==> v34: inputs <==
==> flow/design.v (excerpt) <==
module axi_gpio_expanded
#(
    parameter C_ALL_INPUTS        = 0,             
    parameter C_ALL_OUTPUTS       = 0,             
    parameter C_GPIO_WIDTH        = 32,            
    parameter C_DOUT_DEFAULT      = 32'h00000000,  
    parameter C_TRI_DEFAULT       = 32'hFFFFFFFF,  
    parameter C_IS_DUAL           = 1,             
    parameter C_ALL_INPUTS_2      = 0,             
    parameter C_ALL_OUTPUTS_2     = 0,             
    parameter C_GPIO2_WIDTH       = 32,            
    parameter C_DOUT_DEFAULT_2    = 32'h00000000,  
    parameter C_TRI_DEFAULT_2     = 32'hFFFFFFFF,  
    parameter C_INTERRUPT_PRESENT = 1              
)
(
    input logic ACLK,     
    input logic ARESETn,  
    input  logic              [8:2] AWADDR,    
    input  logic              [2:0] AWPROT,    
    input  logic                    AWVALID,   
    output logic                    AWREADY,   
    input  logic             [31:0] WDATA,   
    input  logic              [3:0] WSTRB,   
    input  logic                    WVALID,  
    output logic                    WREADY,  
    output logic              [1:0] BRESP,   
    output logic                    BVALID,  
    input  logic                    BREADY,  
    input  logic              [8:2] ARADDR,    
    input  logic              [2:0] ARPROT,    
    input  logic                    ARVALID,   
    output logic                    ARREADY,   
    output logic             [31:0] RDATA,   
    output logic              [1:0] RRESP,   
    output logic                    RVALID,  
    input  logic                    RREADY,  
    output logic ip2intc_irpt,                    
    input  logic  [C_GPIO_WIDTH-1:0] gpio_io_i,   
    output logic  [C_GPIO_WIDTH-1:0] gpio_io_o,   
    output logic  [C_GPIO_WIDTH-1:0] gpio_io_t,   
    input  logic [C_GPIO2_WIDTH-1:0] gpio2_io_i,  
    output logic [C_GPIO2_WIDTH-1:0] gpio2_io_o,  
    output logic [C_GPIO2_WIDTH-1:0] gpio2_io_t   
);
make LEC_CHECK=0 ABC_AREA=1 CAP_MARGIN=25 CELL_PAD_IN_SITES_DETAIL_PLACEMENT=2 CELL_PAD_IN_SITES_GLOBAL_PLACEMENT=3 CORE_MARGIN=7 CORE_UTILIZATION=25 GPL_ROUTABILITY_DRIVEN=0 GPL_TIMING_DRIVEN=1 HOLD_SLACK_MARGIN=0.19 MAX_ROUTING_LAYER=met4 MIN_ROUTING_LAYER=met2 SLEW_MARGIN=20 TNS_END_PERCENT=40 finish   # period 4.62 ns
run.sh (not shown) runs the stock make flow with config.mk's settings and CLKGATE_MAP_FILE=.
==> v35: changes against v34 <==
==> flow/config.mk (replaced) <==
export PLATFORM = sky130hd
export DESIGN_NAME = axi_gpio_expanded
export DESIGN_NICKNAME = axi_gpio_expanded
export VERILOG_FILES = /design/flow/design.v
export SDC_FILE = /design/flow/constraint.sdc
export NUM_CORES = 4
export LEC_CHECK = 0
export ABC_AREA = 0
export CAP_MARGIN = 20
export CELL_PAD_IN_SITES_DETAIL_PLACEMENT = 0
export CELL_PAD_IN_SITES_GLOBAL_PLACEMENT = 0
export CORE_ASPECT_RATIO = 0.99
export CORE_MARGIN = 2
export CORE_UTILIZATION = 59
export GPL_ROUTABILITY_DRIVEN = 0
export GPL_TIMING_DRIVEN = 1
export MAX_ROUTING_LAYER = met5
export SLEW_MARGIN = 20
==> flow/constraint.sdc (replaced) <==
create_clock -name core_clock -period 1.73 [get_ports {ACLK}]
set_input_delay 0.3460 -clock core_clock [delete_from_list [all_inputs] [get_ports {ACLK}]]
set_output_delay 0.3460 -clock core_clock [all_outputs]
set_load 0.01 [all_outputs]
==> results <==
| quantity | v35 | v34 |
|---|---|---|
| Run status | finished with violations | complete, no violations |
| Layout check failures | negative setup slack | - |
| Global-route wire length before repair | 52.5 mm | 69.9 mm |
| Area of the multi-input gates | 0.00479 mm2 | 0.00412 mm2 |
| Share of synthesized area occupied by flip-flops and latches | 56.4% | 52.7% |
| Critical R2R Capture | gpio.global_int_en | gpio.gpio2_io_t[19] |
| Iter 0 DRT Violations | 869 | 1163 |
| Post-route clock period utilization | 111% | 63.6% |
| Heaviest power group | sequential cells | the clock network |
| Number of buffers added by the clock tree synthesis step | 30 | 38 |
| Tightest Pin Transition | 0.814 ns | 1.05 ns |
| Endpoints failing setup | 9 | 0 |
| Worst EP required | 2.12 ns | 5.03 ns |
| Via count | 9648 | 13800 |
| Proportion of synthesized area in mux cells | 7.05% | 0% |
| Total buffers and inverters traversed by the critical path | 2 | 1 |


==> inputs of build 87 <==
axi_gpio_expanded again, from the RTL that the note above started with.
// axi_gpio_expanded
module axi_gpio_expanded
#(
    parameter C_ALL_INPUTS        = 0,             
    parameter C_ALL_OUTPUTS       = 0,             
    parameter C_GPIO_WIDTH        = 32,            
    parameter C_DOUT_DEFAULT      = 32'h00000000,  
    parameter C_TRI_DEFAULT       = 32'hFFFFFFFF,  
    parameter C_IS_DUAL           = 1,             
    parameter C_ALL_INPUTS_2      = 0,             
    parameter C_ALL_OUTPUTS_2     = 0,             
    parameter C_GPIO2_WIDTH       = 32,            
    parameter C_DOUT_DEFAULT_2    = 32'h00000000,  
    parameter C_TRI_DEFAULT_2     = 32'hFFFFFFFF,  
    parameter C_INTERRUPT_PRESENT = 1              
)
(
    input logic ACLK,     
    input logic ARESETn,  
    input  logic              [8:2] AWADDR,    
    input  logic              [2:0] AWPROT,    
    input  logic                    AWVALID,   
    output logic                    AWREADY,   
    input  logic             [31:0] WDATA,   
    input  logic              [3:0] WSTRB,   
    input  logic                    WVALID,  
    output logic                    WREADY,  
    output logic              [1:0] BRESP,   
    output logic                    BVALID,  
    input  logic                    BREADY,  
    input  logic              [8:2] ARADDR,    
    input  logic              [2:0] ARPROT,    
    input  logic                    ARVALID,   
    output logic                    ARREADY,   
    output logic             [31:0] RDATA,   
    output logic              [1:0] RRESP,   
    output logic                    RVALID,  
    input  logic                    RREADY,  
    output logic ip2intc_irpt,                    
    input  logic  [C_GPIO_WIDTH-1:0] gpio_io_i,   
    output logic  [C_GPIO_WIDTH-1:0] gpio_io_o,   
    output logic  [C_GPIO_WIDTH-1:0] gpio_io_t,   
    input  logic [C_GPIO2_WIDTH-1:0] gpio2_io_i,  
    output logic [C_GPIO2_WIDTH-1:0] gpio2_io_o,  
    output logic [C_GPIO2_WIDTH-1:0] gpio2_io_t   
);
clock: 3.05 ns
lec_check: 0
abc_area: 0
cap_margin: 20
cell_pad_in_sites_global_placement: 2
core_margin: 2
core_utilization: 30
cts_cluster_diameter: 68
place_density_lb_addon: 0.22
setup_slack_margin: 0.39
slew_margin: 20
==> trial 78: changes against build 87 <==
Settings changed: ABC_AREA 0 to unset, CELL_PAD_IN_SITES_GLOBAL_PLACEMENT 2 to unset, CORE_UTILIZATION 30 to 40, CTS_CLUSTER_DIAMETER 68 to unset, PLACE_DENSITY_LB_ADDON 0.22 to unset, SETUP_SLACK_MARGIN 0.39 to unset.
==> flow/constraint.sdc (replaced) <==
create_clock -name core_clock -period 3.04 [get_ports {ACLK}]
set_input_delay 0.6080 -clock core_clock [delete_from_list [all_inputs] [get_ports {ACLK}]]
set_output_delay 0.6080 -clock core_clock [all_outputs]
set_load 0.01 [all_outputs]
==> trial 86: changes against build 87 <==
Settings changed: ABC_AREA 0 to unset, CELL_PAD_IN_SITES_DETAIL_PLACEMENT set to 2, CELL_PAD_IN_SITES_GLOBAL_PLACEMENT 2 to unset, CORE_UTILIZATION 30 to 68, CTS_CLUSTER_DIAMETER 68 to unset, GPL_ROUTABILITY_DRIVEN set to 0, GPL_TIMING_DRIVEN set to 0, PLACE_DENSITY_LB_ADDON 0.22 to unset, SETUP_SLACK_MARGIN 0.39 to unset.
==> flow/constraint.sdc (replaced) <==
create_clock -name core_clock -period 1.74 [get_ports {ACLK}]
set_input_delay 0.3480 -clock core_clock [delete_from_list [all_inputs] [get_ports {ACLK}]]
set_output_delay 0.3480 -clock core_clock [all_outputs]
set_load 0.01 [all_outputs]
==> summary of the runs <==
Against trial 78, the clock skew of build 87 is lower by 4.6 ps.
In trial 78 the clock power is smaller than in build 87, by about 1%.
Non-clock buffer count: build 87 is higher than trial 78 (1).
Between trial 78 and build 87, the lower first-iteration DRC count is in build 87 (gap 25%, measured against build 87).
Build 87 went through all stages and came out clean. Trial 78 produced a clean layout. Trial 86 stopped in 3_5_place_dp.
Die size, highest first: build 87, trial 78, trial 86.
Of trial 78 and build 87, trial 78 has the higher count of clock-buffer cells in the layout (gap 7).
Critical path depth is the same in build 87 and trial 78.
==> figures <==
quantity                                                                                      build 87                            trial 78        trial 86
CP Buf/Inv Count                                                                                     2                                   2               -
Final Instance Area                                                                       15,030 sq um                        14,860 sq um               -
Comb power frac                                                                                   6.2%                                6.1%               -
Critical path destination                                           gpio.ip_int_status[1]$_SDFFE_PP0P_  gpio.ip_int_status[1]$_SDFFE_PP0P_               -
Tool Warnings                                                                                       34                                  35               -
Depth of the CTS H-tree                                                                              2                                   2               -
Wire per inst                                                                                 19.85 um                            19.55 um               -
Number of maximum-capacitance constraint violations                                                  0                                   0               -
Status                                                                        timing/DRC/antenna clean            timing/DRC/antenna clean  did not finish
Failing step                                                                                         -                                   -    3_5_place_dp
Seq pwr share                                                                                    47.2%                               47.6%               -
Clock slew seen by the registers of the worst setup and hold paths                               60 ps                               60 ps               -
Clk_buf instances                                                                                   52                                  59               -
Leading cell kind                                                                            registers                           registers               -
DPL Wire Length                                                                               26.59 mm                            24.47 mm               -
Chip Height                                                                                   192.0 um                            166.8 um        128.9 um


==> inputs of 11-21 <==
axi_gpio_expanded again, from the RTL that the note above started with.
Settings: LEC_CHECK=0, ABC_AREA=0, CAP_MARGIN=20, CELL_PAD_IN_SITES_DETAIL_PLACEMENT=0, CELL_PAD_IN_SITES_GLOBAL_PLACEMENT=0, CORE_ASPECT_RATIO=0.99, CORE_MARGIN=2, CORE_UTILIZATION=72, GPL_ROUTABILITY_DRIVEN=0, GPL_TIMING_DRIVEN=1, MAX_ROUTING_LAYER=met5, SETUP_SLACK_MARGIN=0.52, SLEW_MARGIN=20, TNS_END_PERCENT=5; clock period 1.73 ns.
==> inputs of 04-10, as changes to 11-21 <==
- CORE_ASPECT_RATIO: 0.99 -> 0.51
- CORE_UTILIZATION: 72 -> 46
- GPL_TIMING_DRIVEN: 1 -> 0
- PLACE_DENSITY_LB_ADDON: unset -> 0.09
- SETUP_SLACK_MARGIN: 0.52 -> unset
- TNS_END_PERCENT: 5 -> unset
==> flow/constraint.sdc (replaced) <==
create_clock -name core_clock -period 2.25 [get_ports {ACLK}]
set_input_delay 0.4500 -clock core_clock [delete_from_list [all_inputs] [get_ports {ACLK}]]
set_output_delay 0.4500 -clock core_clock [all_outputs]
set_load 0.01 [all_outputs]
==> inputs of 04-04, as changes to 11-21 <==
- ABC_AREA: 0 -> unset
- CELL_PAD_IN_SITES_DETAIL_PLACEMENT: 0 -> unset
- CELL_PAD_IN_SITES_GLOBAL_PLACEMENT: 0 -> unset
- CORE_ASPECT_RATIO: 0.99 -> unset
- CORE_UTILIZATION: 72 -> 30
- GPL_ROUTABILITY_DRIVEN: 0 -> unset
- GPL_TIMING_DRIVEN: 1 -> unset
- MAX_ROUTING_LAYER: met5 -> unset
- SETUP_SLACK_MARGIN: 0.52 -> unset
- TNS_END_PERCENT: 5 -> unset
==> flow/constraint.sdc (replaced) <==
create_clock -name core_clock -period 3.04 [get_ports {ACLK}]
set_input_delay 0.6080 -clock core_clock [delete_from_list [all_inputs] [get_ports {ACLK}]]
set_output_delay 0.6080 -clock core_clock [all_outputs]
set_load 0.01 [all_outputs]
==> impl_metrics.csv <==
group,metric,value,unit
status,outcome,"complete, no violations",
die,die-width,192,microns
die,dieArea,0.0369,sq mm
place,post-place-ws,304,ps
timing,fin_crit,2210,ps
place,place_congestion,0.796,
die,die_h,192,microns
place,port_buffers,286,
route,remaining_drc_errors,0,
die,core_util_floorplan,0.306,
place,hpwl,26700,microns
die,rows,68,
critical_path,cp_num_cells,1,
place,placedCellCount,1767,
The numbers above come from 04-04.

==> impl_metrics.csv <==
group,metric,value,unit
status,outcome,"did not finish",
synthesis,yosys.area.top_type,"dfxtp_1",
synthesis,edf_count,0,
place,post-place-ws,-844,ps
place,place_area,0.0140,sq mm
die,die_h,125,microns
status,haltStage,"clock tree synthesis",
synthesis,ys_types,37,
die,core_area,0.0145,sq mm
die,core_util_floorplan,0.730,
place,port_buffers,286,
die,die-width,126,microns
die,dieArea,0.0157,sq mm
place,placedCellCount,1538,
status,toolErrorMsg,"[ERROR DPL-0038] Utilization greater than 100%, impossible to legalize",
place,hpwl,31400,microns
die,rows,44,
The numbers above come from 11-21.

==> impl_metrics.csv <==
group,metric,value,unit
timing,fin_crit,2150,ps
die,rows,39,
pwr,p_clk_frac,0.432,
place,hpwl,27500,microns
route,remaining_drc_errors,0,
critical_path,crit_fanout,9,
critical_path,cp_num_cells,7,
die,core_util_floorplan,0.472,
status,outcome,"complete, no violations",
die,die-width,217,microns
The numbers above come from 04-10.



==> v24: inputs <==
axi_gpio_expanded again, from the RTL that the note above started with.
clock: 3.66 ns
lec_check: 0
cap_margin: 20
cell_pad_in_sites_detail_placement: 2
core_margin: 7
core_utilization: 64
cts_cluster_diameter: 209
cts_cluster_size: 97
gpl_routability_driven: 0
hold_slack_margin: -0.03
place_density_lb_addon: 0.13
setup_slack_margin: 1.08
slew_margin: 20
==> inputs of v18, as changes to v24 <==
CELL_PAD_IN_SITES_DETAIL_PLACEMENT = unset   (was 2)
CORE_MARGIN = 2   (was 7)
CORE_UTILIZATION = 68   (was 64)
CTS_CLUSTER_DIAMETER = unset   (was 209)
CTS_CLUSTER_SIZE = 25   (was 97)
GPL_ROUTABILITY_DRIVEN = unset   (was 0)
HOLD_SLACK_MARGIN = 0.29   (was -0.03)
PLACE_DENSITY_LB_ADDON = unset   (was 0.13)
SETUP_SLACK_MARGIN = unset   (was 1.08)
==> flow/constraint.sdc (replaced) <==
create_clock -name core_clock -period 1.88 [get_ports {ACLK}]
set_input_delay 0.3760 -clock core_clock [delete_from_list [all_inputs] [get_ports {ACLK}]]
set_output_delay 0.3760 -clock core_clock [all_outputs]
set_load 0.01 [all_outputs]
==> results <==
metric	v18	v24
Status	stopped before the end	stopped before the end
Stage where the flow stopped	4_1_cts	3_5_place_dp
Width of the die	129 um	143 um
Die area	16600 sq um	20400 sq um
Die height	129 um	143 um
Core area	15200 sq um	16100 sq um
Boundary pin count	297	297
Simple Share, Synth	18.9%	18.9%
Chip area line of the yosys report	10600 sq um	10600 sq um
Unique masters post-synth	37	37
Starting utilization of the core area	69.8%	66.1%
Share of synthesized registers carrying an async set or reset	0%	0%
Post-synth design cell area	10600 sq um	10600 sq um
Synth Instances	1070	1070
FP Rows	45	46


==> run a <==
axi_gpio_expanded again, from the RTL that the note above started with.
export LEC_CHECK = 0
export CAP_MARGIN = 20
export CORE_MARGIN = 2
export CORE_UTILIZATION = 11
export SLEW_MARGIN = 20
create_clock -name core_clock -period 6.61 [get_ports {ACLK}]
==> run b (differences from run a) <==
--- a/flow/config.mk
+++ b/flow/config.mk
@@ -9,3 +9,3 @@
 export CORE_MARGIN = 2
-export CORE_UTILIZATION = 11
+export CORE_UTILIZATION = 40
 export SLEW_MARGIN = 20
==> flow/constraint.sdc (replaced) <==
create_clock -name core_clock -period 5.28 [get_ports {ACLK}]
set_input_delay 1.0560 -clock core_clock [delete_from_list [all_inputs] [get_ports {ACLK}]]
set_output_delay 1.0560 -clock core_clock [all_outputs]
set_load 0.01 [all_outputs]
==> results <==
metric                                                                 run b                 run a
Power Internal                                                       3827 uW               3288 uW
Slowest Stage Delay on Critical Path                                 0.50 ns               0.59 ns
Count of cells along the worst register-to-register path                   3                     4
Antenna violations before repair                                           2                    12
Fraction of standard cell area in multi-input logic                   29.41%                26.78%
Design area                                                     14,720 sq um          16,210 sq um
Crit share post-route                                                 57.75%                50.61%
Largest Pwr Group                                           sequential cells     the clock network
Layout Area Growth over Synthesis                                     38.76%                52.77%
Total routed wirelength                                            33,260 um             50,290 um
Layout fillers                                                         2,330                10,630
Post-route non-filler standard cell count                              1,698                 2,651
Power consumption                                                    4881 uW               4357 uW
Sequential share of power                                              48.5%                 43.7%
Antenna Cells                                                              2                     8
Layout Nets                                                            1,464                 1,478
Status                                                        finished clean        finished clean
End point of the worst hold path                          gpio.gpio_io_o[27]  gpio.s_axi_RDATA[30]
Highest metal layer used by the detailed router                         met4                  met5
Clock buffer count in the final layout                                    49                    50
Leakage power of the design                                      0.005085 uW           0.005235 uW
Wl on met1                                                         15,350 um             23,220 um
Clk pwr share                                                          45.5%                 50.4%
Power and IR drop assume default switching activity.
